## lc4_core
module lc4_core
   (input  wire        clk,
    input  wire        rst,
    output wire [15:0] o_cur_pc,
    input  wire [15:0] i_cur_insn,
    output wire [15:0] o_dmem_addr,
    input  wire [15:0] i_cur_dmem_data,
    output wire        o_dmem_we,
    output wire [15:0] o_dmem_towrite,
    output wire [1:0]  test_stall,
    output wire [15:0] test_cur_pc,
    output wire [15:0] test_cur_insn,
    output wire        test_regfile_we,
    output wire [2:0]  test_regfile_wsel,
    output wire [15:0] test_regfile_data,
    output wire        test_nzp_we,
    output wire [2:0]  test_nzp_new_bits,
    output wire        test_dmem_we,
    output wire [15:0] test_dmem_addr,
    output wire [15:0] test_dmem_data
    );
make LEC_CHECK=0 CAP_MARGIN=20 CELL_PAD_IN_SITES_GLOBAL_PLACEMENT=3 CORE_MARGIN=4 CORE_UTILIZATION=72 GPL_ROUTABILITY_DRIVEN=0 GPL_TIMING_DRIVEN=0 HOLD_SLACK_MARGIN=0.06 SETUP_SLACK_MARGIN=5.0 SLEW_MARGIN=20 TNS_END_PERCENT=20 finish   # period 57.2 ns
run.sh (not shown) runs the stock make flow with config.mk's settings and CLKGATE_MAP_FILE=.
The baseline ended with an error in global placement without I/O (3_1_place_gp_skip_io) with GPL-0301.
Rerun with:
==> flow/config.mk (replaced) <==
export PLATFORM = sky130hd
export DESIGN_NAME = lc4_core
export DESIGN_NICKNAME = lc4_core
export VERILOG_FILES = /design/flow/design.v
export SDC_FILE = /design/flow/constraint.sdc
export NUM_CORES = 4
export LEC_CHECK = 0
export CAP_MARGIN = 20
export CORE_MARGIN = 2
export CORE_UTILIZATION = 65
export SLEW_MARGIN = 20
export TNS_END_PERCENT = 5
==> flow/constraint.sdc (replaced) <==
create_clock -name core_clock -period 26.9 [get_ports {clk}]
set_input_delay 5.3800 -clock core_clock [delete_from_list [all_inputs] [get_ports {clk}]]
set_output_delay 5.3800 -clock core_clock [all_outputs]
set_load 0.01 [all_outputs]
With this change the flow did not get past global routing (5_1_grt).
Synthesized area does not change.
Die area came out higher by 7.2%.
Synthesized cell count is unchanged.
Rerun with:
--- a/flow/config.mk
+++ b/flow/config.mk
@@ -7,6 +7,7 @@
 export LEC_CHECK = 0
+export ABC_AREA = 1
 export CAP_MARGIN = 20
 export CORE_MARGIN = 2
-export CORE_UTILIZATION = 65
+export CORE_UTILIZATION = 58
+export CTS_CLUSTER_DIAMETER = 253
 export SLEW_MARGIN = 20
-export TNS_END_PERCENT = 5
==> flow/constraint.sdc (replaced) <==
create_clock -name core_clock -period 24.7 [get_ports {clk}]
set_input_delay 4.9400 -clock core_clock [delete_from_list [all_inputs] [get_ports {clk}]]
set_output_delay 4.9400 -clock core_clock [all_outputs]
set_load 0.01 [all_outputs]
What happened: The new run completed and failed the layout checks on setup timing; area after synthesis fell by 7.4%; synthesized cell count rose by 2.3%; die area rose by 3.7%.
Rerun with:
--- a/flow/config.mk
+++ b/flow/config.mk
@@ -11,3 +11,5 @@
 export CORE_UTILIZATION = 58
-export CTS_CLUSTER_DIAMETER = 253
+export CTS_CLUSTER_DIAMETER = 278
+export PLACE_DENSITY = 0.42
 export SLEW_MARGIN = 20
+export TNS_END_PERCENT = 5
==> flow/constraint.sdc (replaced) <==
create_clock -name core_clock -period 21.7 [get_ports {clk}]
set_input_delay 4.3400 -clock core_clock [delete_from_list [all_inputs] [get_ports {clk}]]
set_output_delay 4.3400 -clock core_clock [all_outputs]
set_load 0.01 [all_outputs]
What happened: The new run finished but failed the layout checks on setup timing. Routed wire length is lower by 7.9%. Via count is lower by 5.8%. Sequential share of layout area is higher by 1.1 points. Setup slack gets worse by 2.2 ns. Final area is lower by 6.1%. Die size is unchanged.

* * *

Starting RTL as in the previous note.
==> flow/design.v (excerpt) <==
module lc4_core
   (input  wire        clk,
    input  wire        rst,
    output wire [15:0] o_cur_pc,
    input  wire [15:0] i_cur_insn,
    output wire [15:0] o_dmem_addr,
    input  wire [15:0] i_cur_dmem_data,
    output wire        o_dmem_we,
    output wire [15:0] o_dmem_towrite,
    output wire [1:0]  test_stall,
    output wire [15:0] test_cur_pc,
    output wire [15:0] test_cur_insn,
    output wire        test_regfile_we,
    output wire [2:0]  test_regfile_wsel,
    output wire [15:0] test_regfile_data,
    output wire        test_nzp_we,
    output wire [2:0]  test_nzp_new_bits,
    output wire        test_dmem_we,
    output wire [15:0] test_dmem_addr,
    output wire [15:0] test_dmem_data
    );
clock: 26.9 ns
lec_check: 0
cap_margin: 0
core_margin: 2
core_utilization: 66
max_routing_layer: met4
slew_margin: 20
The first run did not get past 5_1_grt (GRT-0232).
Next try:
CAP_MARGIN = 20   (was 0)
CORE_UTILIZATION = 67   (was 66)
CTS_CLUSTER_SIZE = 35   (was not set)
What happened: The changed run stopped in 5_1_grt, error GRT-0232; synthesized cell count does not change; die area goes down slightly; synthesized area stays the same.

* * *

## job 4309
lc4_core again, from the RTL that the note above started with.
==> flow/design.v (excerpt) <==
module lc4_core
   (input  wire        clk,
    input  wire        rst,
    output wire [15:0] o_cur_pc,
    input  wire [15:0] i_cur_insn,
    output wire [15:0] o_dmem_addr,
    input  wire [15:0] i_cur_dmem_data,
    output wire        o_dmem_we,
    output wire [15:0] o_dmem_towrite,
    output wire [1:0]  test_stall,
    output wire [15:0] test_cur_pc,
    output wire [15:0] test_cur_insn,
    output wire        test_regfile_we,
    output wire [2:0]  test_regfile_wsel,
    output wire [15:0] test_regfile_data,
    output wire        test_nzp_we,
    output wire [2:0]  test_nzp_new_bits,
    output wire        test_dmem_we,
    output wire [15:0] test_dmem_addr,
    output wire [15:0] test_dmem_data
    );
make LEC_CHECK=0 ABC_AREA=1 CAP_MARGIN=20 CORE_ASPECT_RATIO=0.5 CORE_MARGIN=2 CORE_UTILIZATION=72 CTS_CLUSTER_DIAMETER=375 CTS_CLUSTER_SIZE=97 PLACE_DENSITY=0.37 SLEW_MARGIN=20 TNS_END_PERCENT=5 finish   # period 21.6 ns
Job 4309 did not run to completion, as it errored out during global routing (5_1_grt).
[inputs] job 7758 vs job 4309
# job 4309
export LEC_CHECK = 0
export ABC_AREA = 1
export CAP_MARGIN = 20
export CORE_ASPECT_RATIO = 0.5
export CORE_MARGIN = 2
export CORE_UTILIZATION = 72
export CTS_CLUSTER_DIAMETER = 375
export CTS_CLUSTER_SIZE = 97
export PLACE_DENSITY = 0.37
export SLEW_MARGIN = 20
export TNS_END_PERCENT = 5
create_clock -name core_clock -period 21.6 [get_ports {clk}]
# job 7758
export LEC_CHECK = 0
export ABC_AREA = 1
export CAP_MARGIN = 20
export CORE_MARGIN = 2
export CORE_UTILIZATION = 58
export CTS_CLUSTER_DIAMETER = 253
export SLEW_MARGIN = 20
create_clock -name core_clock -period 21.7 [get_ports {clk}]
==> comparison <==
- Diff job 4309 -> job 7758: post-synthesis share of cell area spent on and, or, nand and nor gates ~0 delta, area fraction in compound gates after synthesis stayed essentially flat.
- Post-CTS setup repair buffer count ends up lower on job 4309.
- Job 7758 vs job 4309: placed instance count up
- Where total core area is concerned, job 4309 is better than job 7758.
- Job 4309 → job 7758: placed cell area +0.0010 sq mm; number of H-tree levels +1.
- Completing all stages was not enough for job 7758: its layout failed the final checks because of setup timing.
- Comparing the two runs side by side, job 7758 comes out behind job 4309 on total die size.
The following lists how job 6900 was set up differently from job 7758:
# job 7758
export LEC_CHECK = 0
export ABC_AREA = 1
export CAP_MARGIN = 20
export CORE_MARGIN = 2
export CORE_UTILIZATION = 58
export CTS_CLUSTER_DIAMETER = 253
export SLEW_MARGIN = 20
create_clock -name core_clock -period 21.7 [get_ports {clk}]
# job 6900
export LEC_CHECK = 0
export CAP_MARGIN = 20
export CORE_MARGIN = 2
export CORE_UTILIZATION = 15
export SLEW_MARGIN = 20
create_clock -name core_clock -period 39.0 [get_ports {clk}]
### Flow results
- Job 6900 finished all stages; the layout is clean.
- Comparing job 6900 and job 7758, logic gate fraction of the total cell area is higher on job 6900.
- Note that the synthesized area recorded for job 6900 amounts to 1.08 times the value seen in job 7758.
- Taking job 7758 as the reference, in job 6900 utilization after layout now sits lower; global placement routability congestion moved down.
--- input diff job 6900..job 6578 ---
# job 6900
export LEC_CHECK = 0
export CAP_MARGIN = 20
export CORE_MARGIN = 2
export CORE_UTILIZATION = 15
export SLEW_MARGIN = 20
create_clock -name core_clock -period 39.0 [get_ports {clk}]
# job 6578
export LEC_CHECK = 0
export CAP_MARGIN = 20
export CORE_MARGIN = 2
export CORE_UTILIZATION = 65
export MAX_ROUTING_LAYER = met4
export SLEW_MARGIN = 20
create_clock -name core_clock -period 26.9 [get_ports {clk}]
Notes after the runs:
| width of the die | lower: job 6578 |. Register bit total from synthesis essentially unchanged between job 6578 and job 6900. Initial standard-cell utilization of the core was lower in job 6900 than in job 6578. Summary — pre-CTS worst setup slack, job 6578 relative to job 6900: lower, by 8.14 ns. Job 6578 did not run to completion, as it errored out during global routing (5_1_grt). Diff job 6900 -> job 6578: cell area reported after detailed placement now larger; die area has decreased. Job 6578 -> job 6900: share of synthesized cell area in and-or and or-and compound cells delta 0, exact match.

* * *

lc4_core again, from the RTL that the note above started with.
clock: 21.6 ns
lec_check: 0
abc_area: 1
cap_margin: 20
core_aspect_ratio: 0.5
core_margin: 2
core_utilization: 72
cts_cluster_diameter: 375
cts_cluster_size: 97
place_density_lb_addon: 0.01
slew_margin: 20
tns_end_percent: 5
The first run never finished: it broke off in 5_1_grt.
Change:
- ABC_AREA: 1 -> unset
- CORE_ASPECT_RATIO: 0.5 -> unset
- CORE_UTILIZATION: 72 -> 66
- CTS_CLUSTER_DIAMETER: 375 -> unset
- CTS_CLUSTER_SIZE: 97 -> unset
- MAX_ROUTING_LAYER: unset -> met4
- PLACE_DENSITY_LB_ADDON: 0.01 -> unset
- clock period: 21.6 -> 26.9 ns (I/O delays scaled with it)
Result:
- The changed run aborted during 5_1_grt, error GRT-0232
- die area went up by about a fifth
- area after synthesis climbs by a little under a tenth
- synthesized cell count fell by a few percent
Change:
- CORE_UTILIZATION: 66 -> 40
- MAX_ROUTING_LAYER: met4 -> unset
- TNS_END_PERCENT: 5 -> unset
- clock period: 26.9 -> 39.0 ns (I/O delays scaled with it)
Outcome: With this change the flow finished with timing, DRC and antenna clean. Synthesized cell count stays the same. Synthesized area is unchanged. Die area increases by 64%.
Change:
- CORE_UTILIZATION: 40 -> 68
- CTS_CLUSTER_SIZE: unset -> 34
- SETUP_SLACK_MARGIN: unset -> 4.94
- clock period: 39.0 -> 36.5 ns (I/O delays scaled with it)
Outcome: This time the run aborted during 5_1_grt, error GRT-0232; die size is lower by 41%; synthesized area stays the same; synthesized cell count is unchanged.
